<file path="config.mk">
export PLATFORM = sky130hd
export DESIGN_NAME = alu
export DESIGN_NICKNAME = alu
export VERILOG_FILES = /design/flow/design.v
export SDC_FILE = /design/flow/constraint.sdc
export NUM_CORES = 4
export LEC_CHECK = 0
export CAP_MARGIN = 20
export CELL_PAD_IN_SITES_DETAIL_PLACEMENT = 2
export CELL_PAD_IN_SITES_GLOBAL_PLACEMENT = 1
export CORE_MARGIN = 2
export CORE_UTILIZATION = 40
export CTS_CLUSTER_SIZE = 73
export HOLD_SLACK_MARGIN = -0.07
export PLACE_DENSITY_LB_ADDON = 0.13
export SETUP_SLACK_MARGIN = 1.01
export SLEW_MARGIN = 20
</file>
<file path="constraint.sdc">
create_clock -name core_clock -period 6.92 [get_ports {FPUCLK}]
set_input_delay 1.3840 -clock core_clock [delete_from_list [all_inputs] [get_ports {FPUCLK}]]
set_output_delay 1.3840 -clock core_clock [all_outputs]
set_load 0.01 [all_outputs]
</file>
<file path="design.v">
module cla(
		input  [3:0] A, B,
		input  CIN,
		output COUT,
		output [3:0] S
	);
	wire [3:0] P, G; 
	assign P = A ^ B;
	assign G = A & B;
	wire [3:0] CARRY;
	assign CARRY[0] = G[0] | (P[0] & CIN);																															 
	assign CARRY[1] = G[1] | (P[1] & G[0]) | (P[1] & P[0] & CIN);																							 
	assign CARRY[2] = G[2] | (P[2] & G[1]) | (P[2] & P[1] & G[0]) | (P[2] & P[1] & P[0] & CIN);													 
	assign CARRY[3] = G[3] | (P[3] & G[2]) | (P[3] & P[2] & G[1]) | (P[3] & P[2] & P[1] & G[0]) | (P[3] & P[2] & P[1] & P[0] & CIN);  
	assign COUT  = CARRY[3];
	assign S = P ^ {CARRY[2:0], CIN};
endmodule 
module cla_add(
		input  [23:0] A,B,
		input   CIN,
		output [23:0] OUT,
		output  OF
	);
	wire COUT0, COUT1, COUT2, COUT3, COUT4,COUT5;
	cla claalu_0(.A(A[ 3: 0]), .B(B[ 3: 0]^{4{CIN}}), .CIN(CIN),   .COUT(COUT0), .S(OUT[3:0]));
	cla claalu_1(.A(A[ 7: 4]), .B(B[ 7: 4]^{4{CIN}}), .CIN(COUT0), .COUT(COUT1), .S(OUT[7:4]));
	cla claalu_2(.A(A[11: 8]), .B(B[11: 8]^{4{CIN}}), .CIN(COUT1), .COUT(COUT2), .S(OUT[11:8]));
	cla claalu_3(.A(A[15:12]), .B(B[15:12]^{4{CIN}}), .CIN(COUT2), .COUT(COUT3), .S(OUT[15:12]));
	cla claalu_4(.A(A[19:16]),	.B(B[19:16]^{4{CIN}}), .CIN(COUT3), .COUT(COUT4), .S(OUT[19:16]));
	cla claalu_5(.A(A[23:20]),	.B(B[23:20]^{4{CIN}}), .CIN(COUT4), .COUT(COUT5), .S(OUT[23:20]));
	assign OF = COUT5;
endmodule 
module twos_cla(
		input  [3:0] B,
		input  CIN, 
		output COUT,
		output [3:0] S
	);
	wire [3:0] CARRY;
	assign CARRY[0] = (B[0] & CIN);								 
	assign CARRY[1] = (B[1] & B[0] & CIN);						 
	assign CARRY[2] = (B[2] & B[1] & B[0] & CIN);			 
	assign CARRY[3] = (B[3] & B[2] & B[1] & B[0] & CIN);	 
	assign COUT  = CARRY[3];
	assign S = (B ^ {CARRY[2:0], CIN});
endmodule 
module twoscomp(
		input  [23:0] B,
		output [23:0] OUT
	);
	wire COUT0, COUT1, COUT2, COUT3, COUT4;
	twos_cla t0(.B(~B[ 3: 0]), .CIN(1'b1),   .COUT(COUT0), .S(OUT[3:0]));
	twos_cla t1(.B(~B[ 7: 4]), .CIN(COUT0),  .COUT(COUT1), .S(OUT[7:4]));
	twos_cla t2(.B(~B[11: 8]), .CIN(COUT1),  .COUT(COUT2), .S(OUT[11:8]));
	twos_cla t3(.B(~B[15:12]), .CIN(COUT2),  .COUT(COUT3), .S(OUT[15:12]));
	twos_cla t4(.B(~B[19:16]), .CIN(COUT3),  .COUT(COUT4), .S(OUT[19:16]));
	twos_cla t5(.B(~B[23:20]), .CIN(COUT4),  .COUT(),      .S(OUT[23:20]));
endmodule 
module shifter(
		input  [23:0] IN,
		input  [7:0]  BY,
		input  NEG,				 
		output reg [23:0] OUT
	);
	wire COUT_INT;
	wire [7:0] BY_COMPL;
	twos_cla t_shft0(
		.B(~BY[3:0]), 
		.CIN(1'b1),   
		.COUT(COUT_INT), 
		.S(BY_COMPL[3:0])
	);
	twos_cla t_shft1(
		.B(~BY[7:4]), 
		.CIN(COUT_INT),   
		.COUT(), 
		.S(BY_COMPL[7:4])
	);
	always@(*) begin
		if (NEG == 1'b0) begin	 
			OUT = IN >> BY;
		end else begin					 
			OUT = IN >> BY_COMPL;
		end
	end
endmodule 
module normal(
			input  [23:0] IN,
			input  INOF,
			output reg [22:0] OUT,
			output reg [7:0] COUNT,
			output reg ZEROFLAG
	);
	always@(*) begin
		if (INOF == 1'b1) begin
			OUT   <= IN[23:1];	COUNT <= 8'b1;	  ZEROFLAG <= 1'b0;
		end else begin
			casez (IN)			
				24'b1???????????????????????:
					begin
						OUT <= IN[22:0];	COUNT <= 8'd0;  ZEROFLAG <= 1'b0;
					end 
				24'b01??????????????????????:
					begin
						OUT <= {IN[21:0], 1'b0};  COUNT <= -8'd1;  ZEROFLAG <= 1'b0;
					end
				24'b001?????????????????????:
					begin
						OUT <= {IN[20:0], 2'b0};  COUNT <= -8'd2;  ZEROFLAG <= 1'b0;
					end 
				24'b0001????????????????????:
					begin
						OUT <= {IN[19:0], 3'b0};  COUNT <= -8'd3;  ZEROFLAG <= 1'b0;
					end 
				24'b00001???????????????????:
					begin
						OUT <= {IN[18:0], 4'b0};  COUNT <= -8'd4;  ZEROFLAG <= 1'b0;
					end 
				24'b000001??????????????????:
					begin
						OUT <= {IN[17:0], 5'b0};  COUNT <= -8'd5;  ZEROFLAG <= 1'b0;
					end 
				24'b0000001?????????????????:
					begin
						OUT <= {IN[16:0], 6'b0};  COUNT <= -8'd6;  ZEROFLAG <= 1'b0;
					end 
				24'b00000001????????????????:
					begin
						OUT <= {IN[15:0], 7'b0};  COUNT <= -8'd7;  ZEROFLAG <= 1'b0;
					end 
				24'b000000001???????????????:
					begin
						OUT <= {IN[14:0], 8'b0};  COUNT <= -8'd8;  ZEROFLAG <= 1'b0;
					end 
				24'b0000000001??????????????:
					begin
						OUT <= {IN[13:0], 9'b0};  COUNT <= -8'd9;  ZEROFLAG <= 1'b0;
					end 
				24'b00000000001?????????????:
					begin
						OUT <= {IN[12:0], 10'b0};  COUNT <= -8'd10;  ZEROFLAG <= 1'b0;
					end 
				24'b000000000001????????????:
					begin
						OUT <= {IN[11:0], 11'b0};  COUNT <= -8'd11;  ZEROFLAG <= 1'b0;
					end 
				24'b0000000000001???????????:
					begin
						OUT <= {IN[10:0], 12'b0};  COUNT <= -8'd12;  ZEROFLAG <= 1'b0;
					end 
				24'b00000000000001??????????:
					begin
						OUT <= {IN[9:0], 13'b0};  COUNT <= -8'd13;  ZEROFLAG <= 1'b0;
					end 
				24'b000000000000001?????????:
					begin
						OUT <= {IN[8:0], 14'b0};  COUNT <= -8'd14;  ZEROFLAG <= 1'b0;
					end 
				24'b0000000000000001????????:
					begin
						OUT <= {IN[7:0], 15'b0};  COUNT <= -8'd15;  ZEROFLAG <= 1'b0;
					end 
				24'b00000000000000001???????:
					begin
						OUT <= {IN[6:0], 16'b0};  COUNT <= -8'd16;  ZEROFLAG <= 1'b0;
					end 
				24'b000000000000000001??????:
					begin
						OUT <= {IN[5:0], 17'b0};  COUNT <= -8'd17;  ZEROFLAG <= 1'b0;
					end 
				24'b0000000000000000001?????:
					begin
						OUT <= {IN[4:0], 18'b0};  COUNT <= -8'd18;  ZEROFLAG <= 1'b0;
					end 
				24'b00000000000000000001????:
					begin
						OUT <= {IN[3:0], 19'b0};  COUNT <= -8'd19;  ZEROFLAG <= 1'b0;
					end 
				24'b000000000000000000001???:
					begin
						OUT <= {IN[2:0], 20'b0};  COUNT <= -8'd20;  ZEROFLAG <= 1'b0;
					end 
				24'b0000000000000000000001??:
					begin
						OUT <= {IN[1:0], 21'b0};  COUNT <= -8'd21;  ZEROFLAG <= 1'b0;
					end 
				24'b00000000000000000000001?:
					begin
						OUT <= {IN[0], 22'b0};  COUNT <= -8'd22;  ZEROFLAG <= 1'b0;
					end
				24'b000000000000000000000001:
					begin
						OUT <= {23'b0};  COUNT <= -8'd23;  ZEROFLAG <= 1'b0;
					end
				default:
					begin
						OUT <= {23'b0};  COUNT <= -8'd24;  ZEROFLAG <= 1'b1;
					end 
			endcase
		end
	end
endmodule 
module alu(
		input  FPUCLK,
		input  [31:0] A, B,
		input  [2:0]  CTRL,
		output reg [31:0] OUT
	);
	reg [23:0] APP0, APP1, BPP0, BPP1, RESM;	 
	reg [31:0] OUT0;
	reg ASIGN0, ASIGN1, BSIGN0, BSIGN1, SIGN, OF0;
	reg [2:0]  CTRL1, CTRL2, CTRL3;
	reg [7:0] EXPONENT;
	reg  EXPCIN;				 
	wire [7:0] EXPDIF_w;		 
	wire COUT_EX, COUT_EX1;
	reg [7:0]  EXPCARRY0, EXPCARRY1;						 
	reg  EXPZFLAG0, EXPZFLAG1, EXPZFLAG2;
	cla claexp_0(.A(A[26:23]), .B(B[26:23]^{4{EXPCIN}}), .CIN(EXPCIN),  .COUT(COUT_EX), .S(EXPDIF_w[3:0]));	
	cla claexp_1(.A(A[30:27]),	.B(B[30:27]^{4{EXPCIN}}), .CIN(COUT_EX), .COUT(COUT_EX1), .S(EXPDIF_w[7:4]));
	reg [7:0] EXPDIF0;
	reg EXPLT0;					 
	reg [7:0] AEXP0, BEXP0;		 
	reg [23:0] TBSHIFTED;
	wire [23:0] SHIFTOUT_w;
	shifter shift_0(.IN(TBSHIFTED), .BY(EXPDIF0), .NEG(EXPLT0), .OUT(SHIFTOUT_w));
	reg  [23:0] A_ALUIN, B_ALUIN;
	wire [23:0] ALUOUT;
	reg ALUCIN;
	wire OVERFLOW;
	cla_add cla_add0(
		.A(A_ALUIN),
		.B(B_ALUIN),
		.CIN(ALUCIN),
		.OUT(ALUOUT),
		.OF(OVERFLOW)
	);
	wire [23:0] TWOSOUT;
	twoscomp twosconv0(
		.B(ALUOUT),
		.OUT(TWOSOUT)
	);
	wire [22:0] NORMOUT;
	wire NORMFLAG, NORMZERO;
	wire [7:0] NORM_SHIFT;
	normal normalize0(
		.IN(RESM),
		.INOF(OF0),
		.OUT(NORMOUT),
		.COUNT(NORM_SHIFT),
		.ZEROFLAG(NORMZERO)
	);
	wire COUT_SRES;
	wire [7:0] EXPSRES;
	cla clasresexp_0(.A(EXPCARRY1[3:0]),	.B(NORM_SHIFT[3:0]), .CIN(1'b0),      .COUT(COUT_SRES), .S(EXPSRES[3:0]));
	cla clasresexp_1(.A(EXPCARRY1[7:4]),	.B(NORM_SHIFT[7:4]), .CIN(COUT_SRES), .COUT(),          .S(EXPSRES[7:4]));
	parameter ADD = 3'b000, SUB = 3'b001;
	always@(*) begin
		if (CTRL == ADD | CTRL == SUB) begin
			EXPCIN <= 1'b1;
		end else begin
			EXPCIN <= 1'b0;
		end
		if (CTRL1 == ADD | CTRL1 == SUB) begin			
			if (EXPLT0 == 1'b0) begin			 
				TBSHIFTED <= BPP0;
			end else begin								 
				TBSHIFTED <= APP0;		
			end
		end else begin
			TBSHIFTED <= 24'bX;
		end
		if (CTRL2 == ADD) begin		
			if (((ASIGN1 == 1'b0) & (BSIGN1 == 1'b0)) | ((ASIGN1 == 1'b1) & (BSIGN1 == 1'b1))) begin 	 
				A_ALUIN <= APP1;
				B_ALUIN <= BPP1;
				ALUCIN  <= 1'b0;
			end else if ((ASIGN1 == 1'b0) & (BSIGN1 == 1'b1)) begin
				A_ALUIN <= APP1;	 
				B_ALUIN <= BPP1;
				ALUCIN  <= 1'b1;
			end else if ((ASIGN1 == 1'b1) & (BSIGN1 == 1'b0)) begin
				A_ALUIN <= BPP1;	 
				B_ALUIN <= APP1;
				ALUCIN  <= 1'b1;				
			end else begin
				A_ALUIN <= 24'bX;
				B_ALUIN <= 24'bX;
				ALUCIN  <= 1'bX;
			end			
		end else if (CTRL2 == SUB) begin
			if (((ASIGN1 == 1'b0) & (BSIGN1 == 1'b1)) | ((ASIGN1 == 1'b1) & (BSIGN1 == 1'b0))) begin 	 
				A_ALUIN <= APP1;
				B_ALUIN <= BPP1;
				ALUCIN  <= 1'b0;				
			end else if ((ASIGN1 == 1'b0) & (BSIGN1 == 1'b0)) begin
				A_ALUIN <= APP1;	 
				B_ALUIN <= BPP1;
				ALUCIN  <= 1'b1;				
			end else if ((ASIGN1 == 1'b1) & (BSIGN1 == 1'b1)) begin
				A_ALUIN <= BPP1;	 
				B_ALUIN <= APP1;
				ALUCIN  <= 1'b1;
			end else begin
				A_ALUIN <= 24'bX;
				B_ALUIN <= 24'bX;
				ALUCIN  <= 1'bX;
			end	
		end else begin
			A_ALUIN <= 24'bX;
			B_ALUIN <= 24'bX;
			ALUCIN  <= 1'bX;
		end
		if ((CTRL3 == ADD)|(CTRL3 == SUB)) begin
			if ((EXPZFLAG2 == 1'b1) & (NORMZERO == 1'b1)) begin
				EXPONENT <= 8'b0;
			end else begin
				EXPONENT <= EXPSRES;
			end
		end else begin
			EXPONENT <= EXPSRES;			 
		end
	end
	always@(posedge FPUCLK) begin		
		if (CTRL == ADD | CTRL == SUB) begin
			APP0    <= {1'b1,A[22:0]};
			BPP0    <= {1'b1,B[22:0]};
			ASIGN0  <= A[31];
			BSIGN0  <= B[31];
			EXPDIF0 <= EXPDIF_w;
			EXPLT0  <= ~COUT_EX1;
			AEXP0   <= A[30:23];
			BEXP0   <= B[30:23];
			CTRL1	  <= CTRL;
			if (EXPDIF_w == 8'b0) begin
				EXPZFLAG0 <= 1'b1;
			end else begin
				EXPZFLAG0 <= 1'b0;
			end
		end
		if (CTRL1 == ADD | CTRL1 == SUB) begin
			EXPZFLAG1 <= EXPZFLAG0;
			CTRL2  <= CTRL1;					
			ASIGN1 <= ASIGN0;
			BSIGN1 <= BSIGN0;
			if (EXPLT0 == 1'b0) begin			 
				APP1      <= APP0;
				BPP1      <= SHIFTOUT_w;
				EXPCARRY0  <= AEXP0; 
			end else begin									 
				APP1  	 <= SHIFTOUT_w;
				BPP1      <= BPP0;
				EXPCARRY0  <= BEXP0;					
			end
		end
		if (CTRL2 == ADD) begin
			EXPZFLAG2 <= EXPZFLAG1;
			CTRL3 <= CTRL2;
			if (((ASIGN1 == 1'b0) & (BSIGN1 == 1'b0)) | ((ASIGN1 == 1'b1) & (BSIGN1 == 1'b1))) begin 	 
				RESM <= ALUOUT;
				OF0  <= OVERFLOW;
				EXPCARRY1 <= EXPCARRY0;
				SIGN <= ASIGN1;
			end else if ((ASIGN1 == 1'b0) & (BSIGN1 == 1'b1)) begin
				if (OVERFLOW == 1'b0) begin
					RESM <= TWOSOUT;
				end else begin
					RESM <= ALUOUT;
				end
				OF0 <= 1'b0;
				EXPCARRY1 <= EXPCARRY0;
				SIGN <= ~OVERFLOW;
			end else if ((ASIGN1 == 1'b1) & (BSIGN1 == 1'b0)) begin
				if (OVERFLOW == 1'b0) begin
					RESM <= TWOSOUT;
				end else begin
					RESM <= ALUOUT;
				end
				OF0 <= 1'b0;
				EXPCARRY1 <= EXPCARRY0;
				SIGN <= ~OVERFLOW;
			end
		end else if (CTRL2 == SUB) begin
			CTRL3 <= CTRL2;
			EXPZFLAG2 <= EXPZFLAG1;
			if (((ASIGN1 == 1'b0) & (BSIGN1 == 1'b1)) | ((ASIGN1 == 1'b1) & (BSIGN1 == 1'b0))) begin 	 
				RESM <= ALUOUT;
				OF0 <= OVERFLOW;
				EXPCARRY1 <= EXPCARRY0;
				SIGN <= ASIGN1;
			end else if ((ASIGN1 == 1'b0) & (BSIGN1 == 1'b0)) begin
				if (OVERFLOW == 1'b0) begin
					RESM <= TWOSOUT;
				end else begin
					RESM <= ALUOUT;
				end
				OF0 <= 1'b0;
				EXPCARRY1 <= EXPCARRY0;
				SIGN <= ~OVERFLOW;
			end else if ((ASIGN1 == 1'b1) & (BSIGN1 == 1'b1)) begin
				if (OVERFLOW == 1'b0) begin
					RESM <= TWOSOUT;
				end else begin
					RESM <= ALUOUT;
				end
				OF0 <= 1'b0;
				EXPCARRY1 <= EXPCARRY0;
				SIGN <= ~OVERFLOW;
			end
		end
		if ((CTRL3 == ADD)|(CTRL3 == SUB)) begin
			OUT <= {SIGN, EXPONENT, NORMOUT};
		end
	end
endmodule 
</file>
<file path="run.sh">
#!/bin/bash
# the make line also repeats each setting of config.mk as NAME=value (left out here)
make -C /OpenROAD-flow-scripts/flow DESIGN_CONFIG=/design/flow/config.mk WORK_HOME=/design/flow/orfs CLKGATE_MAP_FILE= finish
</file>
==> Changelog: implementation, run 1 <==
### Metrics

* Filler Cell Count at 3682
* H-tree Lvls at 1
* Worst VDD drop at 0.260 mV
* Leak at 6.02 nW
* Largest net degree at the start of global routing at 86
* Adder Area Share at 0.0555
* PD cells at 372 nW/µm²
* Yosys cell count at 1461
* Port Buffers at 99
* Number of enable flip-flop cells at 208
* P_clk at 1.36 mW
* Synth Warn # at 3
* Syn Area/Cell at 9.84 µm²
* Comb. pwr at 2.95 mW
* Worst Path Required at 7210 ps
* Yosys aoi share at 0.199
* Worst R2R End: RESM[23]
* CP top delay family: simple AND/OR/NAND/NOR gates
* R2R depth at 20
* FF-to-FF Start: CTRL2[2]
* Final setup fails at 0
* Routed Antenna Nets at 0
* Worst setup endpoint: RESM[23]
* NetSw at 2.62 mW
* Sw Share at 0.418
* Critical Path Source Type: flip-flop
* FP Util at 0.405
* Post-DP HPWL at 34.1 mm
* Fin crit period at 5710 ps
* Global route total overflow at 0
* Worst Hold Class: flip-flop to flip-flop
* Core Rows at 69
* Number of global-route vias before repair at 13.3k
* Final hold vios at 0
* Sequential-to-total area share from yosys stat at 0.434
* Initial antenna violation count at 0
* Xor+xnor area frac at 0.0335
* Chip Area, Yosys at 14400 µm²
* CP max stage delay at 510 ps
* Clk buf depth at 3
* Most frequent cell after synthesis: edfxtp_1
* Pre-antenna DRT Iters at 5
* Final period utilization at 0.825
* WP data arrival at 6000 ps
* Fmax at 175 MHz
* Worst-path cell chain: nor3_1 -> buf_4 -> nor3_1 -> a31oi_4 -> buf_12 -> buf_6 -> mux2_2 -> ha_1 -> o41a_1 -> nand3_1 -> a21oi_2 -> nor2_1 -> buf_4 -> fa_1 -> xor2_1 -> nand4_1 -> nor4_4 -> o2111ai_2 -> and2_0 -> or4_1
* Total GRT Usage at 0.251
* RePlAce Congestion at 0.902
* Fin Clk Skew at 20.7 ps
* Part of the power in registers at 0.311
* Root buffer cell: clkbuf_16
* Via Count at 12.3k
* Worst-margin pin slew at 1110 ps
* Crit Path Class: flip-flop to flip-flop
* Normalized max-slew margin at 0.255
* Unrepaired setup endpoints after global routing: no
* Worst-path clk slew at 70 ps
* Hold Crit Depth at 0
* Yosys top cell by area: edfxtp_1
* Mapped Area at 14400 µm²
* Combinational share of power at 0.472
* Power Sequential at 1.95 mW
* Log Warnings at 30
* Buf+Inv Stages, Crit Path at 4
* Stages on worst setup path at 20
* Status: complete, no violations
* Wire per inst at 24.6 µm
* Mapped Nets at 1588
* Most used flip-flop cell: edfxtp_1
* Max-cap viol count at 0
* Largest fanout on the critical path at 17
* Worst hold endpoint: EXPCARRY1[7]
* DRC viols at 0
* Ant diodes at 0
* Post-DR vias/cell at 6.20
* Biggest area cells: edfxtp_1, nand2_1, ha_1
* Pre-CTS setup slack at 618 ps
* Post-synth ARST share at 0
* Crit. Startpoint: CTRL2[2]
* Nets at 1639
* 1st-iter DRT viols at 869
* Top logic family: AND-OR/OR-AND gates
* Clock latency (worst-skew pair) at 560 ps
* CP Capture Type: flip-flop
* Horiz. Die Dim at 194 µm
* Yosys simple share at 0.164
* Slowest-stage cell, CP: or4_1
* CTS tree: done
* Setup TNS at 0 ps
* Total clock sinks at 208
* Post-Synthesis Cells at 1461
* Number of max-slew violations in the final report at 0
* Flop-to-flop setup slack at 1210 ps
* MUX area fraction at 0.0713
* # IOs at 100
* Hold_sp: EXPCARRY0[7]
* Top-area cell share at 0.434
* Core box area at 35500 µm²
* Chip area at 37500 µm²
* Largest Pwr Group: combinational cells
* First-pass GRT wire length at 76.0 mm
* Internal power at 3.65 mW
* FF+latch count, synth at 208
* Post-synth cell types at 87
* Die y size at 194 µm
* Final worst setup slack at 1210 ps
* Clk pwr share at 0.217
* WL final at 48.9 mm
* Synth-to-layout area growth at 16.9%
* TritonCTS Buffers at 25
* Most common library cells after synthesis: edfxtp_1, nand2_1, nor2_1, a21oi_1, clkbuf_1
## routing by layer
layer	wire, µm	GRT usage
met4	1460	0.0789
met1	20500	0.315
met3	1960	0.0271
met5	0	0
met2	25000	0.453
## what timing repair did
action | 4_1_cts | 5_1_grt
hold buffers | 0 | 0
pin swaps | 2 | 4
resized | 9 | 12
endpoints found under the setup margin | 5 | 4
buffers inserted | 4 | 5
## through the flow
stage               total power, mW  hold slack [ps]  area (µm²)  std cells   util
floorplan                      3.86              400       14400       1461      -
finish                         6.26              427       16800       1991  0.474
detailed placement             4.80              407       15800       1936  0.445
global route                   6.61              440       16800       1991  0.474
CTS                            6.21              425       16700       1985  0.471
global placement               4.65              402       15800       1936  0.445
## area by class of cell
type	count	area (µm²)	share of cell area
clock buffers	27	633	0.0377
clock inverters	18	199	0.0118
inverters	33	124	0.00737
multi-input cells	1099	7650	0.455
flip-flops and latches	208	6250	0.372
well taps	461	577	0.0343
repair buffers	145	1380	0.0821
==> run 2: changes to the inputs <==
ABC_AREA = 1   (was not set)
CAP_MARGIN = 0   (was 20)
CELL_PAD_IN_SITES_DETAIL_PLACEMENT = not set   (was 2)
CELL_PAD_IN_SITES_GLOBAL_PLACEMENT = not set   (was 1)
CORE_UTILIZATION = 71   (was 40)
CTS_CLUSTER_SIZE = 36   (was 73)
HOLD_SLACK_MARGIN = not set   (was -0.07)
MAX_ROUTING_LAYER = met4   (was not set)
PLACE_DENSITY = 0.64   (was not set)
PLACE_DENSITY_LB_ADDON = not set   (was 0.13)
SETUP_SLACK_MARGIN = 1.46   (was 1.01)
clock period = 4.94 ns   (was 6.92 ns; I/O delays follow)
==> run 2 against run 1 <==
Effect of this change:
- the flow now stops in 5_1_grt
- die size fell by 42%
- synthesized cell count up 24%
- synthesized area rose by 1.5%
==> Changelog: implementation, run 2 <==
### Physical design

* Chip Area, Yosys at 14600 µm²
* Post-synth ARST share at 0
* Global route total overflow at 3
* Core Rows at 52
* Most common library cells after synthesis: nand2_1, o21ai_0, edfxtp_1, inv_1, nor2_1
* Port Buffers at 99
* H-tree Lvls at 1
* Yosys aoi share at 0.194
* Core box area at 20200 µm²
* Total GRT Usage at 0.653
* # IOs at 100
* Top logic family: simple AND/OR/NAND/NOR gates
* FP Util at 0.722
* Status: stopped before the end
* Horiz. Die Dim at 147 µm
* Biggest area cells: edfxtp_1, nand2_1, o21ai_0
* MUX area fraction at 0.00548
* FF+latch count, synth at 208
* Most used flip-flop cell: edfxtp_1
* Post-synth cell types at 53
* Synth Warn # at 3
* Mapped Nets at 1944
* Area after DPL at 15900 µm²
* Die y size at 147 µm
* Yosys cell count at 1817
* Number of enable flip-flop cells at 208
* Most frequent cell after synthesis: nand2_1
* Failing step: 5_1_grt
* Syn Area/Cell at 8.04 µm²
* Error: [ERROR GRT-0232] Routing congestion too high. Check the congestion heatmap in the GUI.
* Chip area at 21700 µm²
* Hold_buf cts at 0
* Sequential-to-total area share from yosys stat at 0.428
* Clk buf depth at 3
* Total clock sinks at 208
* Yosys top cell by area: edfxtp_1
* Adder Area Share at 0.0547
* Root buffer cell: clkbuf_16
* TritonCTS Buffers at 23
* Xor+xnor area frac at 0.0263
* Top-area cell share at 0.428
* Post-DP HPWL at 32.4 mm
* Mapped Area at 14600 µm²
* Post-Synthesis Cells at 1817
* Yosys simple share at 0.208
* RePlAce Congestion at 1.11
==> run 2: repair_timing <==
item,in CTS
hold endpoints to repair,0
setup endpoints to repair,65
pin swaps,68
cloned,6
resized,156
buffers inserted,108
==> run 2: stage by stage <==
| step | setup WS (ps) | cells | utilization | hold WS (ps) |
|---|---|---|---|---|
| after floorplan | 815 | 1817 | - | 400 |
| after detailed placement | 180 | 2122 | 0.786 | 405 |
| after global placement | 455 | 2122 | 0.786 | 401 |
| after CTS | 591 | 2275 | 0.892 | 420 |
==> run 2: routing by layer <==
| layer | track usage | GRT overflow |
|---|---|---|
| met1 | 0.680 | 0 |
| met2 | 0.886 | 0 |
| met3 | 0.357 | 0 |
| met4 | 0.573 | 3 |
| met5 | - | - |
==> run 3: changes to the inputs <==
CAP_MARGIN = 20   (was 0)
CTS_CLUSTER_DIAMETER = 28   (was not set)
CTS_CLUSTER_SIZE = 18   (was 36)
MAX_ROUTING_LAYER = not set   (was met4)
PLACE_DENSITY = not set   (was 0.64)
PLACE_DENSITY_LB_ADDON = 0.27   (was not set)
SETUP_SLACK_MARGIN = 1.13   (was 1.46)
clock period = 4.46 ns   (was 4.94 ns; I/O delays follow)
==> run 3 against run 2 <==
Effect of this change:
- the flow again stops in 5_1_grt
- synthesized area did not move
- synthesized cell count did not move
- die size did not move
==> Changelog: implementation, run 3 <==
### Physical design

* Status: stopped before the end
* Failing step: 5_1_grt
* Error: [ERROR GRT-0116] Global routing finished with congestion. Check the congestion regions in the DRC Viewer.
* Chip area at 21700 µm²
* Chip Area, Yosys at 14600 µm²
* Root buffer cell: clkbuf_16
* # IOs at 100
* Syn Area/Cell at 8.04 µm²
* Core Rows at 52
* Most common library cells after synthesis: nand2_1, o21ai_0, edfxtp_1, inv_1, nor2_1
* Horiz. Die Dim at 147 µm
* Post-DP HPWL at 33.1 mm
* Area after DPL at 16100 µm²
* Mapped Nets at 1944
* Port Buffers at 99
* Yosys top cell by area: edfxtp_1
* Number of enable flip-flop cells at 208
* TritonCTS Buffers at 44
* Top logic family: simple AND/OR/NAND/NOR gates
* Die y size at 147 µm
* FF+latch count, synth at 208
* Yosys simple share at 0.208
* Total GRT Usage at 0.794
* Most used flip-flop cell: edfxtp_1
* Global route total overflow at 295
* Adder Area Share at 0.0547
* Yosys cell count at 1817
* Mapped Area at 14600 µm²
* Biggest area cells: edfxtp_1, nand2_1, o21ai_0
* Post-Synthesis Cells at 1817
* FP Util at 0.722
* Core box area at 20200 µm²
* H-tree Lvls at 2
* Top-area cell share at 0.428
* Most frequent cell after synthesis: nand2_1
* Yosys aoi share at 0.194
* Total clock sinks at 208
* Clk buf depth at 3
* RePlAce Congestion at 1.06
* Synth Warn # at 3
* MUX area fraction at 0.00548
* Post-synth cell types at 53
* Sequential-to-total area share from yosys stat at 0.428
* Xor+xnor area frac at 0.0263
* Post-synth ARST share at 0
## run 3: stage by stage
stage	setup slack [ps]	power [mW]	hold WS, ps	TNS (ps)	std cells
2_1_floorplan	335	5.55	400	0	1817
3_3_place_gp	110	6.60	402	0	2154
3_5_place_dp	-220	6.83	406	-859	2154
4_1_cts	-104	11.2	413	-430	2332
## run 3: per-layer routing
metal | global-route usage | overflow
met3 | 0.622 | 6
met2 | 0.975 | 168
met4 | 0.809 | 116
met5 | 0.198 | 1
met1 | 0.798 | 4
## run 3: timing repair
| action | in CTS |
|---|---|
| setup endpoints to repair | 70 |
| setup buffers | 91 |
| hold buffers | 0 |
| resized | 198 |
| pin swaps | 83 |
| gates cloned | 5 |
==> run 4: changes to the inputs <==
ABC_AREA = not set   (was 1)
CELL_PAD_IN_SITES_DETAIL_PLACEMENT = 1   (was not set)
CORE_ASPECT_RATIO = 1.12   (was not set)
CORE_UTILIZATION = 30   (was 71)
CTS_CLUSTER_DIAMETER = 69   (was 28)
CTS_CLUSTER_SIZE = 76   (was 18)
GPL_TIMING_DRIVEN = 1   (was not set)
MIN_ROUTING_LAYER = met2   (was not set)
PLACE_DENSITY_LB_ADDON = 0.19   (was 0.27)
SETUP_SLACK_MARGIN = 0.57   (was 1.13)
SLEW_MARGIN = 25   (was 20)
clock period = 5.5 ns   (was 4.46 ns; I/O delays follow)
==> run 4 against run 3 <==
Effect of this change:
- the run now finishes clean
- die size increased by 130%
- synthesized area decreased by 1.5%
- synthesized cell count decreased by 20%
==> Changelog: implementation, run 4 <==
### Metrics

* Worst-path cell chain: inv_2 -> ha_4 -> mux2_4 -> nand2b_4 -> buf_12 -> nor2_1 -> a21oi_1 -> o31ai_2 -> ha_4 -> and3_4 -> a221oi_4 -> a21oi_4 -> buf_12 -> o31ai_4 -> nand2_2 -> a21o_1 -> a21o_1 -> fa_2 -> xor2_2 -> nor2_2 -> o2111ai_2 -> and2_0 -> or4_1
* PD cells at 450 nW/µm²
* RePlAce Congestion at 0.914
* Fin crit period at 5040 ps
* Top-area cell share at 0.434
* Crit Path Class: flip-flop to flip-flop
* Final setup fails at 0
* Largest fanout on the critical path at 6
* TritonCTS Buffers at 20
* FF-to-FF Start: ASIGN1
* CP Capture Type: flip-flop
* Most used flip-flop cell: edfxtp_1
* Flop-to-flop setup slack at 460 ps
* Largest Pwr Group: combinational cells
* Syn Area/Cell at 9.84 µm²
* Final period utilization at 0.916
* Final hold vios at 0
* Worst-margin pin slew at 1050 ps
* Horiz. Die Dim at 211 µm
* Normalized max-slew margin at 0.299
* Die y size at 236 µm
* Slowest-stage cell, CP: or4_1
* FP Util at 0.305
* Hold_sp: EXPCARRY0[7]
* Total clock sinks at 208
* Core Rows at 84
* Yosys aoi share at 0.199
* Post-synth cell types at 87
* Sequential-to-total area share from yosys stat at 0.434
* Port Buffers at 99
* Mapped Nets at 1588
* Buf+Inv Stages, Crit Path at 3
* Most frequent cell after synthesis: edfxtp_1
* Yosys cell count at 1461
* Via Count at 16.6k
* First-pass GRT wire length at 68.5 mm
* R2R depth at 23
* FF+latch count, synth at 208
* Log Warnings at 32
* Post-DR vias/cell at 7.56
* MUX area fraction at 0.0713
* # IOs at 100
* Fmax at 198 MHz
* Core box area at 47200 µm²
* Logic area at 8040 µm²
* Max-cap viol count at 0
* Leak at 6.38 nW
* Yosys top cell by area: edfxtp_1
* Global route total overflow at 0
* Biggest area cells: edfxtp_1, nand2_1, ha_1
* Hold_buf cts at 0
* Chip Area, Yosys at 14400 µm²
* Wire per inst at 20.1 µm
* Hold Crit Depth at 0
* Stages on worst setup path at 23
* Yosys simple share at 0.164
* Adder Area Share at 0.0555
* Worst Hold Class: flip-flop to flip-flop
* CP max stage delay at 390 ps
* Combinational share of power at 0.506
* Clock latency (worst-skew pair) at 540 ps
* Sw Share at 0.412
* Critical Path Source Type: flip-flop
* Power Sequential at 2.42 mW
* WL final at 44.0 mm
* Status: complete, no violations
* Internal power at 4.73 mW
* Number of max-slew violations in the final report at 0
* Routed Antenna Nets at 0
* Part of the power in registers at 0.301
* Final cell count without fillers at 2193
* Mapped Area at 14400 µm²
* H-tree Lvls at 1
* Worst-path clk slew at 70 ps
* Worst R2R End: RESM[23]
* Clk pwr share at 0.193
* NetSw at 3.31 mW
* Xor+xnor area frac at 0.0335
* Synth Warn # at 3
* 1st-iter DRT viols at 2668
* Fin Clk Skew at 21.6 ps
* Number of global-route vias before repair at 18.4k
* Chip area at 49700 µm²
* Worst hold endpoint: EXPCARRY1[7]
* Unrepaired setup endpoints after global routing: yes
* Top logic family: AND-OR/OR-AND gates
* Worst VDD drop at 0.277 mV
* Storage element area at 6250 µm²
* Synth-to-layout area growth at 24.1%
* Pre-antenna DRT Iters at 10
* CP top delay family: AND-OR/OR-AND gates
* Dpl cells at 2101
* Total GRT Usage at 0.256
* Post-Synthesis Cells at 1461
* Most common library cells after synthesis: edfxtp_1, nand2_1, nor2_1, a21oi_1, clkbuf_1
* Post-synth ARST share at 0
* Largest net degree at the start of global routing at 60
* Setup TNS at 0 ps
* Nets at 1704
* Root buffer cell: clkbuf_16
* P_clk at 1.55 mW
* Post-DP HPWL at 30.5 mm
* Comb. pwr at 4.07 mW
* Initial antenna violation count at 0
* Filler Cell Count at 5269
* Worst Path Required at 5780 ps
* DRC viols at 0
* Number of enable flip-flop cells at 208
* Ant diodes at 0
* CTS tree: done
* Crit. Startpoint: ASIGN1
* Clk buf depth at 3
* Worst setup endpoint: RESM[23]
* WP data arrival at 5320 ps
run 4: through the flow:
| stage | util | instance area [µm²] | hold slack, ps | setup WS [ps] | power, mW |
|---|---|---|---|---|---|
| 2_1_floorplan | - | 14700 | 400 | 489 | 4.98 |
| 3_3_place_gp | 0.347 | 16400 | 408 | 276 | 6.01 |
| 3_5_place_dp | 0.348 | 16400 | 406 | 146 | 6.11 |
| 4_1_cts | 0.368 | 17400 | 424 | 520 | 7.77 |
| 5_1_grt | 0.378 | 17900 | 433 | 249 | 8.58 |
| 6_report | 0.378 | 17900 | 422 | 462 | 8.04 |
run 4: timing repair:
item | in CTS | in global routing
cloned | 0 | 2
pin swaps | 15 | 25
gates resized | 17 | 32
setup buffers | 14 | 39
endpoints found under the hold margin | 0 | 0
setup endpoints to repair | 12 | 16
run 4: area by class of cell:
type / count / area share
clock buffers: 20 / 0.0280
clock inverters: 16 / 0.0132
inverters: 33 / 0.00694
multi-input cells: 1100 / 0.450
flip-flops and latches: 208 / 0.350
well taps: 602 / 0.0422
repair buffers: 214 / 0.110
run 4: routing by layer:
metal | global-route usage | part of all wire
met3 | 0.310 | 0.37
met4 | 0.0484 | 0.075
met1 | - | 0
met2 | 0.337 | 0.55
met5 | 0.0118 | 0
==> run 5: changes to the inputs <==
CELL_PAD_IN_SITES_DETAIL_PLACEMENT = 2   (was 1)
CELL_PAD_IN_SITES_GLOBAL_PLACEMENT = 1   (was not set)
CORE_ASPECT_RATIO = not set   (was 1.12)
CORE_UTILIZATION = 42   (was 30)
CTS_CLUSTER_DIAMETER = 386   (was 69)
CTS_CLUSTER_SIZE = not set   (was 76)
GPL_ROUTABILITY_DRIVEN = 1   (was not set)
PLACE_DENSITY_LB_ADDON = not set   (was 0.19)
SETUP_SLACK_MARGIN = not set   (was 0.57)
SLEW_MARGIN = 10   (was 25)
clock period = 7.83 ns   (was 5.5 ns; I/O delays follow)
==> run 5 against run 4 <==
Effect of this change:
- clock power is 21% lower
- die size is 28% lower
- final cell count fell by 10%
- largest power group unchanged
- largest cell class unchanged
- critical path type unchanged
- synthesized cell count unchanged
- critical endpoint unchanged
==> Changelog: implementation, run 5 <==
### Metrics

* Largest fanout on the critical path at 16
* Leak at 5.96 nW
* Fin Clk Skew at 16.6 ps
* Final setup fails at 0
* Core box area at 33600 µm²
* Post-Synthesis Cells at 1461
* WL final at 50.7 mm
* Buf+Inv Stages, Crit Path at 0
* Most common library cells after synthesis: edfxtp_1, nand2_1, nor2_1, a21oi_1, clkbuf_1
* Worst R2R End: RESM[23]
* Ant diodes at 0
* Sequential-to-total area share from yosys stat at 0.434
* Final period utilization at 0.890
* Hold_sp: EXPZFLAG1
* Top logic family: AND-OR/OR-AND gates
* Number of global-route vias before repair at 19.8k
* Largest Pwr Group: combinational cells
* Mapped Nets at 1588
* Post-DP HPWL at 35.1 mm
* Clk pwr share at 0.216
* FF-to-FF Start: CTRL2[1]
* Stages on worst setup path at 21
* Worst VDD drop at 0.311 mV
* Yosys cell count at 1461
* Synth Warn # at 3
* Number of max-slew violations in the final report at 0
* RePlAce Congestion at 0.908
* Yosys aoi share at 0.199
* DRC viols at 0
* Sw Share at 0.430
* Nets at 1632
* Comb. pwr at 2.65 mW
* Yosys top cell by area: edfxtp_1
* Critical Path Source Type: flip-flop
* Top-area cell share at 0.434
* MUX area fraction at 0.0713
* Normalized max-slew margin at 0.244
* Fin crit period at 6970 ps
* Cts repair resizes at 0
* PD cells at 338 nW/µm²
* Yosys simple share at 0.164
* R2R depth at 21
* Number of enable flip-flop cells at 208
* Post-DR vias/cell at 8.55
* Internal power at 3.21 mW
* Hold_buf cts at 0
* Horiz. Die Dim at 189 µm
* Clk buf depth at 3
* Total clock sinks at 208
* WP data arrival at 7270 ps
* Final hold vios at 0
* Worst-path cell chain: nor3_1 -> xor2_4 -> nand2b_1 -> nor2_1 -> a21oi_1 -> o31ai_1 -> ha_1 -> a21o_1 -> a221oi_1 -> a21oi_1 -> nor2_1 -> o21ai_0 -> a21o_1 -> a21o_1 -> fa_1 -> xnor2_1 -> nand2_1 -> nor2_1 -> o2111ai_1 -> and2_0 -> or4_1
* Synth-to-layout area growth at 15.7%
* Crit. Startpoint: CTRL2[1]
* Clock latency (worst-skew pair) at 580 ps
* Crit Path Class: flip-flop to flip-flop
* Biggest area cells: edfxtp_1, nand2_1, ha_1
* Xor+xnor area frac at 0.0335
* Most frequent cell after synthesis: edfxtp_1
* Largest net degree at the start of global routing at 76
* CP max stage delay at 710 ps
* Total GRT Usage at 0.420
* FF+latch count, synth at 208
* Max-cap viol count at 0
* Storage element area at 6250 µm²
* Part of the power in registers at 0.313
* P_clk at 1.22 mW
* CP top delay family: simple AND/OR/NAND/NOR gates
* TritonCTS Buffers at 26
* Post-synth ARST share at 0
* Status: complete, no violations
* Chip Area, Yosys at 14400 µm²
* Syn Area/Cell at 9.84 µm²
* Most used flip-flop cell: edfxtp_1
* Hold Crit Depth at 0
* Routed Antenna Nets at 0
* Chip area at 35700 µm²
* # IOs at 100
* Worst hold endpoint: EXPZFLAG2
* Logic area at 7580 µm²
* Worst-margin pin slew at 1130 ps
* Unrepaired setup endpoints after global routing: no
* Adder Area Share at 0.0555
* NetSw at 2.42 mW
* Flop-to-flop setup slack at 860 ps
* Worst hold margin at 418 ps
* Global route total overflow at 0
* Core Rows at 67
* Worst Hold Class: flip-flop to flip-flop
* Port Buffers at 99
* Power Sequential at 1.76 mW
* Worst-path clk slew at 60 ps
* Mapped Area at 14400 µm²
* H-tree Lvls at 1
* Post-CTS setup buffer count at 0
* Worst Path Required at 8140 ps
* CP Capture Type: flip-flop
* Setup TNS at 0 ps
* FP Util at 0.428
* Log Warnings at 31
* Root buffer cell: clkbuf_16
* Post-synth cell types at 87
* Fmax at 144 MHz
* Combinational share of power at 0.471
* Initial antenna violation count at 0
* Wire per inst at 25.7 µm
* First-pass GRT wire length at 78.8 mm
* Pre-antenna DRT Iters at 12
* Worst setup endpoint: RESM[23]
* CTS tree: done
* Die y size at 189 µm
* Slowest-stage cell, CP: nor3_1
* Filler Cell Count at 3441
* 1st-iter DRT viols at 3276
* Via Count at 16.9k
run 5: final cells by class:
class	instances	area share
inverters	33	0.00744
repair buffers	137	0.0774
flip-flops and latches	208	0.375
multi-input cells	1099	0.456
clock inverters	16	0.0107
clock buffers	30	0.0400
well taps	448	0.0337
run 5: per-stage QoR:
stage          instance area, µm²  instances  worst slack [ps]  utilization  total power [mW]
2_1_floorplan               14400       1461              1140            -              3.41
3_3_place_gp                15800       1922              1370        0.469              4.16
3_5_place_dp                15800       1923              1020        0.469              4.28
4_1_cts                     16600       1969               957        0.494              5.51
5_1_grt                     16600       1971               415        0.495              5.90
6_report                    16600       1971               864        0.495              5.62
run 5: layer usage:
layer | vias to the layer above | share of wire | GRT usage
li1 | 5577 | - | -
met1 | 5619 | 0 | -
met2 | 5053 | 0.50 | 0.517
met4 | 10 | 0.088 | 0.0754
met3 | 593 | 0.41 | 0.549
met5 | - | 0.0038 | 0.0893
==> run 6: changes to the inputs <==
CELL_PAD_IN_SITES_DETAIL_PLACEMENT = not set   (was 2)
CELL_PAD_IN_SITES_GLOBAL_PLACEMENT = not set   (was 1)
CORE_UTILIZATION = 71   (was 42)
CTS_CLUSTER_DIAMETER = 358   (was 386)
CTS_CLUSTER_SIZE = 37   (was not set)
GPL_ROUTABILITY_DRIVEN = not set   (was 1)
GPL_TIMING_DRIVEN = not set   (was 1)
MIN_ROUTING_LAYER = not set   (was met2)
SLEW_MARGIN = 20   (was 10)
clock period = 3.04 ns   (was 7.83 ns; I/O delays follow)
==> run 6 against run 5 <==
Effect of this change:
- the flow now stops in 5_1_grt
- synthesized area stayed put
- die size is 40% lower
- synthesized cell count stayed put
==> Changelog: implementation, run 6 <==
### Physical design

* Synth Warn # at 3
* Most common library cells after synthesis: edfxtp_1, nand2_1, nor2_1, a21oi_1, clkbuf_1
* Hold_buf cts at 0
* Failing step: 5_1_grt
* Total GRT Usage at 1.08
* Die y size at 146 µm
* Total clock sinks at 208
* Post-DP HPWL at 32.4 mm
* Top logic family: AND-OR/OR-AND gates
* Post-Synthesis Cells at 1461
* Post-synth ARST share at 0
* FP Util at 0.718
* Root buffer cell: clkbuf_16
* Yosys cell count at 1461
* Error: [ERROR GRT-0232] Routing congestion too high. Check the congestion heatmap in the GUI.
* Most used flip-flop cell: edfxtp_1
* Adder Area Share at 0.0555
* H-tree Lvls at 1
* Chip Area, Yosys at 14400 µm²
* Xor+xnor area frac at 0.0335
* Chip area at 21400 µm²
* MUX area fraction at 0.0713
* Most frequent cell after synthesis: edfxtp_1
* Yosys top cell by area: edfxtp_1
* TritonCTS Buffers at 9
* Mapped Area at 14400 µm²
* # IOs at 100
* Yosys simple share at 0.164
* RePlAce Congestion at 1.07
* Core Rows at 52
* FF+latch count, synth at 208
* Syn Area/Cell at 9.84 µm²
* Post-synth cell types at 87
* Status: stopped before the end
* Horiz. Die Dim at 146 µm
* Mapped Nets at 1588
* Core box area at 20000 µm²
* Biggest area cells: edfxtp_1, nand2_1, ha_1
* Clk buf depth at 3
* Top-area cell share at 0.434
* Number of enable flip-flop cells at 208
* Yosys aoi share at 0.199
* Area after DPL at 17600 µm²
* Sequential-to-total area share from yosys stat at 0.434
* Global route total overflow at 2307
* Port Buffers at 99
[run 6: through the flow]
| step | instances | worst slack, ps | utilization |
|---|---|---|---|
| after global placement | 1962 | -1890 | 0.877 |
| after CTS | 2003 | -1980 | 0.914 |
| after detailed placement | 1962 | -2150 | 0.877 |
| after floorplan | 1461 | -1860 | - |
[run 6: layer usage]
layer  global-route usage  overflow
met1                0.946        25
met2                 1.35      1565
met3                0.847        29
met4                 1.28       681
met5                0.600         7
[run 6: repair_timing]
item                       4_1_cts
gates resized                   76
buffers inserted                32
gates cloned                     1
setup endpoints to repair       61
pin swaps                       38
==> run 7: changes to the inputs <==
CAP_MARGIN = 40   (was 20)
CORE_UTILIZATION = 72   (was 71)
HOLD_SLACK_MARGIN = -0.09   (was not set)
PLACE_DENSITY = 0.42   (was not set)
SETUP_SLACK_MARGIN = -0.27   (was not set)
clock period = 4.57 ns   (was 3.04 ns; I/O delays follow)
==> run 7 against run 6 <==
Effect of this change:
- the flow again stops in 5_1_grt
- die size down 1.3%
- synthesized area unchanged
- synthesized cell count unchanged
==> Changelog: implementation, run 7 <==
### Physical design

* Chip area at 21100 µm²
* # IOs at 100
* FF+latch count, synth at 208
* Horiz. Die Dim at 145 µm
* Post-Synthesis Cells at 1461
* Mapped Nets at 1588
* TritonCTS Buffers at 9
* Post-DP HPWL at 30.8 mm
* Biggest area cells: edfxtp_1, nand2_1, ha_1
* Yosys top cell by area: edfxtp_1
* Yosys aoi share at 0.199
* Post-synth cell types at 87
* Most frequent cell after synthesis: edfxtp_1
* Die y size at 145 µm
* Sequential-to-total area share from yosys stat at 0.434
* Total clock sinks at 208
* RePlAce Congestion at 1.07
* Hold_buf cts at 0
* Port Buffers at 99
* Clk buf depth at 3
* Yosys simple share at 0.164
* Xor+xnor area frac at 0.0335
* Syn Area/Cell at 9.84 µm²
* MUX area fraction at 0.0713
* Mapped Area at 14400 µm²
* Top-area cell share at 0.434
* Most used flip-flop cell: edfxtp_1
* Status: stopped before the end
* Error: [ERROR GRT-0232] Routing congestion too high. Check the congestion heatmap in the GUI.
* Chip Area, Yosys at 14400 µm²
* FP Util at 0.737
* Root buffer cell: clkbuf_16
* Failing step: 5_1_grt
* Most common library cells after synthesis: edfxtp_1, nand2_1, nor2_1, a21oi_1, clkbuf_1
* Adder Area Share at 0.0555
* Post-synth ARST share at 0
* Number of enable flip-flop cells at 208
* Core box area at 19500 µm²
* Total GRT Usage at 0.680
* Top logic family: AND-OR/OR-AND gates
* H-tree Lvls at 1
* Global route total overflow at 15
* Synth Warn # at 3
* Core Rows at 51
* Yosys cell count at 1461
[run 7: stage by stage]
| step | TNS (ps) | cell area [µm²] | setup slack, ps | instances |
|---|---|---|---|---|
| 2_1_floorplan | -1120 | 14700 | -333 | 1461 |
| 4_1_cts | -3160 | 17300 | -353 | 1890 |
| 3_5_place_dp | -6800 | 16800 | -664 | 1866 |
| 3_3_place_gp | -1450 | 16800 | -276 | 1864 |
[run 7: timing repair]
item                       4_1_cts
setup endpoints to repair       15
resized                         24
cloned                           2
pin swaps                       22
setup buffers                   13
[run 7: layer usage]
| layer | GRT usage | overflow |
|---|---|---|
| met2 | 0.889 | 5 |
| met1 | 0.670 | 0 |
| met4 | 0.695 | 10 |
| met3 | 0.482 | 0 |
| met5 | 0.150 | 0 |
==> run 8: changes to the inputs <==
ABC_AREA = 1   (was not set)
CAP_MARGIN = 20   (was 40)
CORE_UTILIZATION = 67   (was 72)
CTS_CLUSTER_DIAMETER = not set   (was 358)
CTS_CLUSTER_SIZE = not set   (was 37)
HOLD_SLACK_MARGIN = not set   (was -0.09)
PLACE_DENSITY = not set   (was 0.42)
SETUP_SLACK_MARGIN = 0.38   (was -0.27)
TNS_END_PERCENT = 5   (was not set)
clock period = 1.39 ns   (was 4.57 ns; I/O delays follow)
==> run 8 against run 7 <==
Effect of this change:
- the run again fails in 5_1_grt
- synthesized area is 1.5% higher
- die size is 8.9% higher
- synthesized cell count is 24% higher
==> Changelog: implementation, run 8 <==
### Physical design

* Status: stopped before the end
* Failing step: 5_1_grt
* Error: [ERROR GRT-0116] Global routing finished with congestion. Check the congestion regions in the DRC Viewer.
* RePlAce Congestion at 1.04
* Chip Area, Yosys at 14600 µm²
* Clk buf depth at 3
* Most frequent cell after synthesis: nand2_1
* Biggest area cells: edfxtp_1, nand2_1, o21ai_0
* Total GRT Usage at 0.789
* Synth Warn # at 3
* Die y size at 152 µm
* Adder Area Share at 0.0547
* Hold_buf cts at 0
* Xor+xnor area frac at 0.0263
* Mapped Area at 14600 µm²
* FF+latch count, synth at 208
* MUX area fraction at 0.00548
* Yosys top cell by area: edfxtp_1
* Post-DP HPWL at 38.6 mm
* Port Buffers at 99
* Sequential-to-total area share from yosys stat at 0.428
* Yosys cell count at 1817
* Syn Area/Cell at 8.04 µm²
* Total clock sinks at 208
* Top logic family: simple AND/OR/NAND/NOR gates
* Horiz. Die Dim at 152 µm
* Root buffer cell: clkbuf_16
* Yosys aoi share at 0.194
* Area after DPL at 18800 µm²
* Core Rows at 54
* Most used flip-flop cell: edfxtp_1
* Pre-CTS setup slack at -3050 ps
* TritonCTS Buffers at 23
* Post-synth cell types at 53
* Yosys simple share at 0.208
* H-tree Lvls at 1
* Global route total overflow at 172
* Chip area at 23000 µm²
* Post-Synthesis Cells at 1817
* Number of enable flip-flop cells at 208
* Core box area at 21600 µm²
* Top-area cell share at 0.428
* Most common library cells after synthesis: nand2_1, o21ai_0, edfxtp_1, inv_1, nor2_1
* FP Util at 0.675
* Mapped Nets at 1944
* Post-synth ARST share at 0
* # IOs at 100
run 8: routing by layer:
layer,overflow,global-route usage
met5,0,0.168
met4,75,0.869
met3,1,0.606
met2,93,0.957
met1,3,0.782
run 8: timing repair:
item / in CTS
setup endpoints to repair: 354
gates cloned: 1
buffers inserted: 23
pin swaps: 43
resized: 345
run 8: per-stage QoR:
stage                     setup TNS (ps)  hold WS [ps]  utilization  cells
after CTS                        -175540          5.73        0.937   2564
after global placement           -211820           401        0.870   2503
after detailed placement         -237450           409        0.870   2503
after floorplan                  -341410           377            -   1817
==> run 9: changes to the inputs <==
ABC_AREA = not set   (was 1)
CORE_UTILIZATION = 66   (was 67)
CTS_CLUSTER_DIAMETER = 317   (was not set)
CTS_CLUSTER_SIZE = 17   (was not set)
HOLD_SLACK_MARGIN = -0.1   (was not set)
SETUP_SLACK_MARGIN = not set   (was 0.38)
TNS_END_PERCENT = not set   (was 5)
clock period = 4.49 ns   (was 1.39 ns; I/O delays follow)
==> run 9 against run 8 <==
Effect of this change:
- now fails the layout checks on setup timing
- synthesized area shrank 1.5%
- synthesized cell count decreased by 20%
- die size about the same
==> Changelog: implementation, run 9 <==
### Metrics

* Setup TNS at -6270 ps
* Yosys simple share at 0.164
* Yosys cell count at 1461
* Final worst setup slack at -670 ps
* Most common library cells after synthesis: edfxtp_1, nand2_1, nor2_1, a21oi_1, clkbuf_1
* MUX area fraction at 0.0713
* Biggest area cells: edfxtp_1, nand2_1, ha_1
* Part of the power in registers at 0.278
* Mapped Nets at 1588
* Worst hold endpoint: EXPZFLAG2
* Fmax at 194 MHz
* Final period utilization at 1.15
* Worst hold margin at 430 ps
* WP data arrival at 5400 ps
* Worst-margin pin slew at 1100 ps
* Chip Area, Yosys at 14400 µm²
* Crit Path Class: flip-flop to flip-flop
* Flop-to-flop setup slack at -670 ps
* Port Buffers at 99
* Clk buf depth at 3
* Worst-path clk slew at 90 ps
* Syn Area/Cell at 9.84 µm²
* CP max stage delay at 450 ps
* Horiz. Die Dim at 152 µm
* Die y size at 152 µm
* Root buffer cell: clkbuf_16
* Xor+xnor area frac at 0.0335
* P_clk at 1.36 mW
* Hold_buf cts at 0
* Number of max-slew violations in the final report at 0
* FF-to-FF Start: CTRL2[1]
* Synth Warn # at 3
* Adder Area Share at 0.0555
* Core Rows at 54
* Post-synth ARST share at 0
* Largest fanout on the critical path at 6
* Core box area at 21600 µm²
* Worst Hold Class: flip-flop to flip-flop
* Final hold vios at 0
* Max-cap viol count at 0
* Critical Path Source Type: flip-flop
* Comb. pwr at 6.11 mW
* Clk pwr share at 0.132
* PD cells at 567 nW/µm²
* Hold_sp: EXPZFLAG1
* CP top delay family: AND-OR/OR-AND gates
* Slowest-stage cell, CP: edfxtp_1
* Mapped Area at 14400 µm²
* Post-Synthesis Cells at 1461
* Fin util at 0.845
* Sequential-to-total area share from yosys stat at 0.434
* Most used flip-flop cell: edfxtp_1
* DRC viols at 0
* Combinational share of power at 0.590
* Most frequent CP cell: a21o_1
* Hold Crit Depth at 0
* Yosys top cell by area: edfxtp_1
* Clock latency (worst-skew pair) at 500 ps
* Wire per inst at 25.0 µm
* Total clock sinks at 208
* Power Sequential at 2.89 mW
* Internal power at 6.02 mW
* Worst setup endpoint: RESM[19]
* Global route total overflow at 0
* Filler Cell Count at 1079
* 1st-iter DRT viols at 1947
* # IOs at 100
* R2R depth at 23
* Largest Pwr Group: combinational cells
* Top logic family: AND-OR/OR-AND gates
* CP Capture Type: flip-flop
* Final setup fails at 21
* WL final at 48.8 mm
* Sw Share at 0.419
* FF+latch count, synth at 208
* Nets at 1797
* Via Count at 14.0k
* Stages on worst setup path at 23
* Area after DPL at 16800 µm²
* Normalized max-slew margin at 0.267
* NetSw at 4.34 mW
* Worst VDD drop at 0.419 mV
* Pre-CTS setup slack at -470 ps
* Worst-path cell chain: nor3_4 -> buf_6 -> xor2_4 -> nand2b_4 -> nor2_1 -> a21oi_2 -> o31ai_4 -> ha_4 -> and3_4 -> a221oi_4 -> a21oi_4 -> nor2_4 -> o21ai_2 -> a21o_1 -> a21o_1 -> fa_2 -> xnor2_2 -> nand2_1 -> buf_4 -> nor4_1 -> a211oi_1 -> a311oi_2 -> xnor2_1
* Pre-antenna DRT Iters at 9
* Top-area cell share at 0.434
* Final non-filler cell area at 18300 µm²
* Most frequent cell after synthesis: edfxtp_1
* TritonCTS Buffers at 16
* Fin crit period at 5160 ps
* Initial antenna violation count at 1
* Routed Antenna Nets at 0
* Leak at 6.81 nW
* Synth-to-layout area growth at 27.1%
* Total GRT Usage at 0.383
* Post-synth cell types at 87
* Chip area at 23000 µm²
* H-tree Lvls at 1
* CTS tree: done
* Unrepaired setup endpoints after global routing: yes
* Post-DR vias/cell at 7.19
* First-pass GRT wire length at 68.7 mm
* RePlAce Congestion at 0.967
* Worst Path Required at 4730 ps
* Post-DP HPWL at 28.8 mm
* Status: failed layout checks
* Crit. Startpoint: CTRL2[1]
* Log Warnings at 34
* Number of enable flip-flop cells at 208
* Fail Reasons: setup timing
* Yosys aoi share at 0.199
* Fin Clk Skew at 24.6 ps
* FP Util at 0.665
* Largest net degree at the start of global routing at 86
* Buf+Inv Stages, Crit Path at 2
* Worst R2R End: RESM[19]
* Number of global-route vias before repair at 13.0k
## run 9: stage by stage
stage	total power, mW	cells
6_report	10.4	1951
3_5_place_dp	7.88	1881
5_1_grt	10.8	1950
2_1_floorplan	6.12	1461
3_3_place_gp	7.68	1881
4_1_cts	9.63	1928
## run 9: layer usage
metal,vias to the layer above,share of wire,track usage
li1,5934,-,-
met1,6518,0.33,0.459
met2,1206,0.49,0.648
met4,2,0.082,0.239
met5,-,0.00027,0
met3,361,0.097,0.0635
## run 9: area by class of cell
type / count / area (µm²) / area share
antenna: 1 / 2.50 / 0.000137
inverter: 33 / 124 / 0.00678
clock inverter: 1 / 16.3 / 0.000890
clock buffer: 17 / 425 / 0.0233
timing repair buffer: 311 / 2750 / 0.150
sequential: 208 / 6250 / 0.342
tap: 280 / 350 / 0.0192
multi-input combinational: 1100 / 8360 / 0.458
## run 9: timing repair
item,4_1_cts,5_1_grt
buffers inserted,36,22
cloned,3,0
pin swaps,49,31
resized,66,56
setup endpoints to repair,18,23
==> run 10: changes to the inputs <==
CORE_UTILIZATION = 72   (was 66)
CTS_CLUSTER_DIAMETER = 245   (was 317)
CTS_CLUSTER_SIZE = 37   (was 17)
HOLD_SLACK_MARGIN = -0.09   (was -0.1)
PLACE_DENSITY = 0.95   (was not set)
clock period = 4.57 ns   (was 4.49 ns; I/O delays follow)
==> run 10 against run 9 <==
Effect of this change:
- die size is 8.1% lower
- the run now fails in 5_1_grt
- synthesized area stayed put
- synthesized cell count stayed put
==> Changelog: implementation, run 10 <==
### Physical design

* Root buffer cell: clkbuf_16
* Failing step: 5_1_grt
* Most common library cells after synthesis: edfxtp_1, nand2_1, nor2_1, a21oi_1, clkbuf_1
* Area after DPL at 16700 µm²
* Post-synth cell types at 87
* Syn Area/Cell at 9.84 µm²
* Error: [ERROR GRT-0116] Global routing finished with congestion. Check the congestion regions in the DRC Viewer.
* RePlAce Congestion at 1.17
* Yosys cell count at 1461
* H-tree Lvls at 1
* Top logic family: AND-OR/OR-AND gates
* Most used flip-flop cell: edfxtp_1
* Pre-CTS setup slack at -804 ps
* Global route total overflow at 88
* Mapped Area at 14400 µm²
* Number of enable flip-flop cells at 208
* Yosys aoi share at 0.199
* Core Rows at 51
* Horiz. Die Dim at 145 µm
* Post-Synthesis Cells at 1461
* Synth Warn # at 3
* Chip Area, Yosys at 14400 µm²
* FP Util at 0.737
* Status: stopped before the end
* # IOs at 100
* Die y size at 145 µm
* Yosys simple share at 0.164
* Biggest area cells: edfxtp_1, nand2_1, ha_1
* Total clock sinks at 208
* Most frequent cell after synthesis: edfxtp_1
* Top-area cell share at 0.434
* Port Buffers at 99
* TritonCTS Buffers at 9
* Core box area at 19500 µm²
* MUX area fraction at 0.0713
* Total GRT Usage at 0.713
* Chip area at 21100 µm²
* Sequential-to-total area share from yosys stat at 0.434
* Mapped Nets at 1588
* Xor+xnor area frac at 0.0335
* Dpl cells at 1860
* FF+latch count, synth at 208
* Post-DP HPWL at 32.3 mm
* Yosys top cell by area: edfxtp_1
* Clk buf depth at 3
* Post-synth ARST share at 0
* Adder Area Share at 0.0555
-- run 10: timing repair --
item                       in CTS
hold buffers                    0
gates cloned                    2
gates resized                  78
pin swaps                      63
setup endpoints to repair      20
setup buffers                  39
-- run 10: stage by stage --
stage / util / hold slack (ps)
CTS: 0.905 / 425
detailed placement: 0.856 / 405
global placement: 0.856 / 403
floorplan: - / 400
-- run 10: metal layers --
| metal | overflow | global-route usage |
|---|---|---|
| met5 | 0 | 0.205 |
| met4 | 40 | 0.712 |
| met3 | 1 | 0.528 |
| met2 | 47 | 0.908 |
| met1 | 0 | 0.712 |
==> run 11: changes to the inputs <==
CORE_ASPECT_RATIO = 1.12   (was not set)
CORE_UTILIZATION = 40   (was 72)
CTS_CLUSTER_DIAMETER = not set   (was 245)
CTS_CLUSTER_SIZE = not set   (was 37)
HOLD_SLACK_MARGIN = not set   (was -0.09)
PLACE_DENSITY = not set   (was 0.95)
PLACE_DENSITY_LB_ADDON = 0.19   (was not set)
SETUP_SLACK_MARGIN = 0.57   (was not set)
clock period = 5.5 ns   (was 4.57 ns; I/O delays follow)
==> run 11 against run 10 <==
Effect of this change:
- the run now finishes clean
- synthesized area unchanged
- die size up 77%
- synthesized cell count unchanged
==> Changelog: implementation, run 11 <==
### Metrics

* Pre-CTS setup slack at 189 ps
* FP Util at 0.406
* Stages on worst setup path at 22
* Normalized max-slew margin at 0.264
* PD cells at 450 nW/µm²
* Worst setup endpoint: RESM[23]
* Yosys top cell by area: edfxtp_1
* CP max stage delay at 500 ps
* Final hold vios at 0
* # IOs at 100
* Number of max-slew violations in the final report at 0
* RePlAce Congestion at 0.924
* Mapped Area at 14400 µm²
* Worst-margin pin slew at 1100 ps
* FF+latch count, synth at 208
* Crit. Startpoint: CTRL2[2]
* TritonCTS Buffers at 23
* Root buffer cell: clkbuf_16
* Power Sequential at 2.44 mW
* Total clock sinks at 208
* Syn Area/Cell at 9.84 µm²
* Largest net degree at the start of global routing at 70
* Worst R2R End: RESM[23]
* P_clk at 1.66 mW
* Hold_buf cts at 0
* Number of enable flip-flop cells at 208
* Worst hold margin at 418 ps
* Comb. pwr at 3.82 mW
* Post-Synthesis Cells at 1461
* Number of global-route vias before repair at 11.5k
* Final setup fails at 0
* Final period utilization at 0.911
* Sw Share at 0.385
* Clk buf depth at 3
* Most used flip-flop cell: edfxtp_1
* Fin crit period at 5010 ps
* Ant diodes at 0
* Setup TNS at 0 ps
* Final non-filler cell area at 17600 µm²
* Largest fanout on the critical path at 7
* Fmax at 200 MHz
* Slowest-stage cell, CP: or4_1
* Synth Warn # at 3
* Die y size at 205 µm
* First-pass GRT wire length at 59.6 mm
* Xor+xnor area frac at 0.0335
* Largest Pwr Group: combinational cells
* Core box area at 35400 µm²
* Via Count at 11.9k
* Most common library cells after synthesis: edfxtp_1, nand2_1, nor2_1, a21oi_1, clkbuf_1
* Chip area at 37500 µm²
* Core Rows at 73
* CP Capture Type: flip-flop
* Worst Path Required at 5770 ps
* Area after DPL at 16200 µm²
* Synth-to-layout area growth at 22.6%
* NetSw at 3.05 mW
* Status: complete, no violations
* Yosys aoi share at 0.199
* DRC viols at 0
* Internal power at 4.88 mW
* Worst-path clk slew at 60 ps
* Post-DP HPWL at 25.7 mm
* Nets at 1699
* Worst-path cell chain: nor3_4 -> xor2_4 -> nand2b_4 -> nor2_1 -> a21oi_2 -> o31ai_4 -> ha_4 -> a21o_1 -> a221oi_4 -> o21ai_2 -> buf_4 -> o31ai_4 -> nand2_2 -> a21o_1 -> a21o_1 -> fa_2 -> xor2_2 -> nor2_1 -> o2111ai_2 -> buf_4 -> nor3_1 -> or4_1
* Crit Path Class: flip-flop to flip-flop
* FF-to-FF Start: CTRL2[2]
* Hold Crit Depth at 0
* WP data arrival at 5280 ps
* R2R depth at 22
* WL final at 37.3 mm
* CP top delay family: AND-OR/OR-AND gates
* Port Buffers at 99
* Fin util at 0.497
* Clk pwr share at 0.210
* Hold_sp: EXPCARRY0[0]
* Adder Area Share at 0.0555
* Flop-to-flop setup slack at 490 ps
* Routed Antenna Nets at 0
* Post-DR vias/cell at 5.84
* Yosys simple share at 0.164
* Log Warnings at 32
* Total GRT Usage at 0.195
* Most frequent cell after synthesis: edfxtp_1
* 1st-iter DRT viols at 1062
* Biggest area cells: edfxtp_1, nand2_1, ha_1
* Max-cap viol count at 0
* Horiz. Die Dim at 183 µm
* Wire per inst at 18.3 µm
* Worst VDD drop at 0.248 mV
* Critical Path Source Type: flip-flop
* Yosys cell count at 1461
* Global route total overflow at 0
* Part of the power in registers at 0.308
* Final worst setup slack at 491 ps
* Top-area cell share at 0.434
* Clock latency (worst-skew pair) at 550 ps
* Combinational share of power at 0.482
* CTS tree: done
* Worst hold endpoint: EXPCARRY1[0]
* Leak at 6.36 nW
* Worst Hold Class: flip-flop to flip-flop
* Fin Clk Skew at 22.8 ps
* H-tree Lvls at 1
* Top logic family: AND-OR/OR-AND gates
* Unrepaired setup endpoints after global routing: yes
* Post-synth ARST share at 0
* Chip Area, Yosys at 14400 µm²
* Initial antenna violation count at 0
* MUX area fraction at 0.0713
* Buf+Inv Stages, Crit Path at 2
* Post-synth cell types at 87
* Sequential-to-total area share from yosys stat at 0.434
* Most frequent CP cell: a21o_1
* Pre-antenna DRT Iters at 9
* Mapped Nets at 1588
-- run 11: what timing repair did --
action | in CTS | in global routing
cloned | 1 | 2
buffers inserted | 13 | 35
setup endpoints to repair | 12 | 16
resized | 20 | 29
pin swaps | 12 | 21
-- run 11: layout make-up --
cell class	count	area, µm²
fill	3252	17800
multi-input combinational	1100	8040
timing repair buffer	206	1840
clock inverter	17	234
clock buffer	25	583
sequential	208	6250
tap	450	563
inverter	33	124
-- run 11: metal layers --
metal	GRT usage	up-vias	part of all wire
li1	-	5744	-
met1	0.242	5633	0.41
met2	0.341	423	0.50
met3	0.0260	101	0.047
met4	0.0829	0	0.041
met5	0	-	0
-- run 11: stage by stage --
stage          power [mW]  std cells
2_1_floorplan        4.98       1461
3_3_place_gp         5.88       1946
3_5_place_dp         5.93       1946
4_1_cts              7.71       2002
5_1_grt              8.47       2039
6_report             7.92       2039
Power figures rest on the tool's default switching activity, not on a simulated workload.
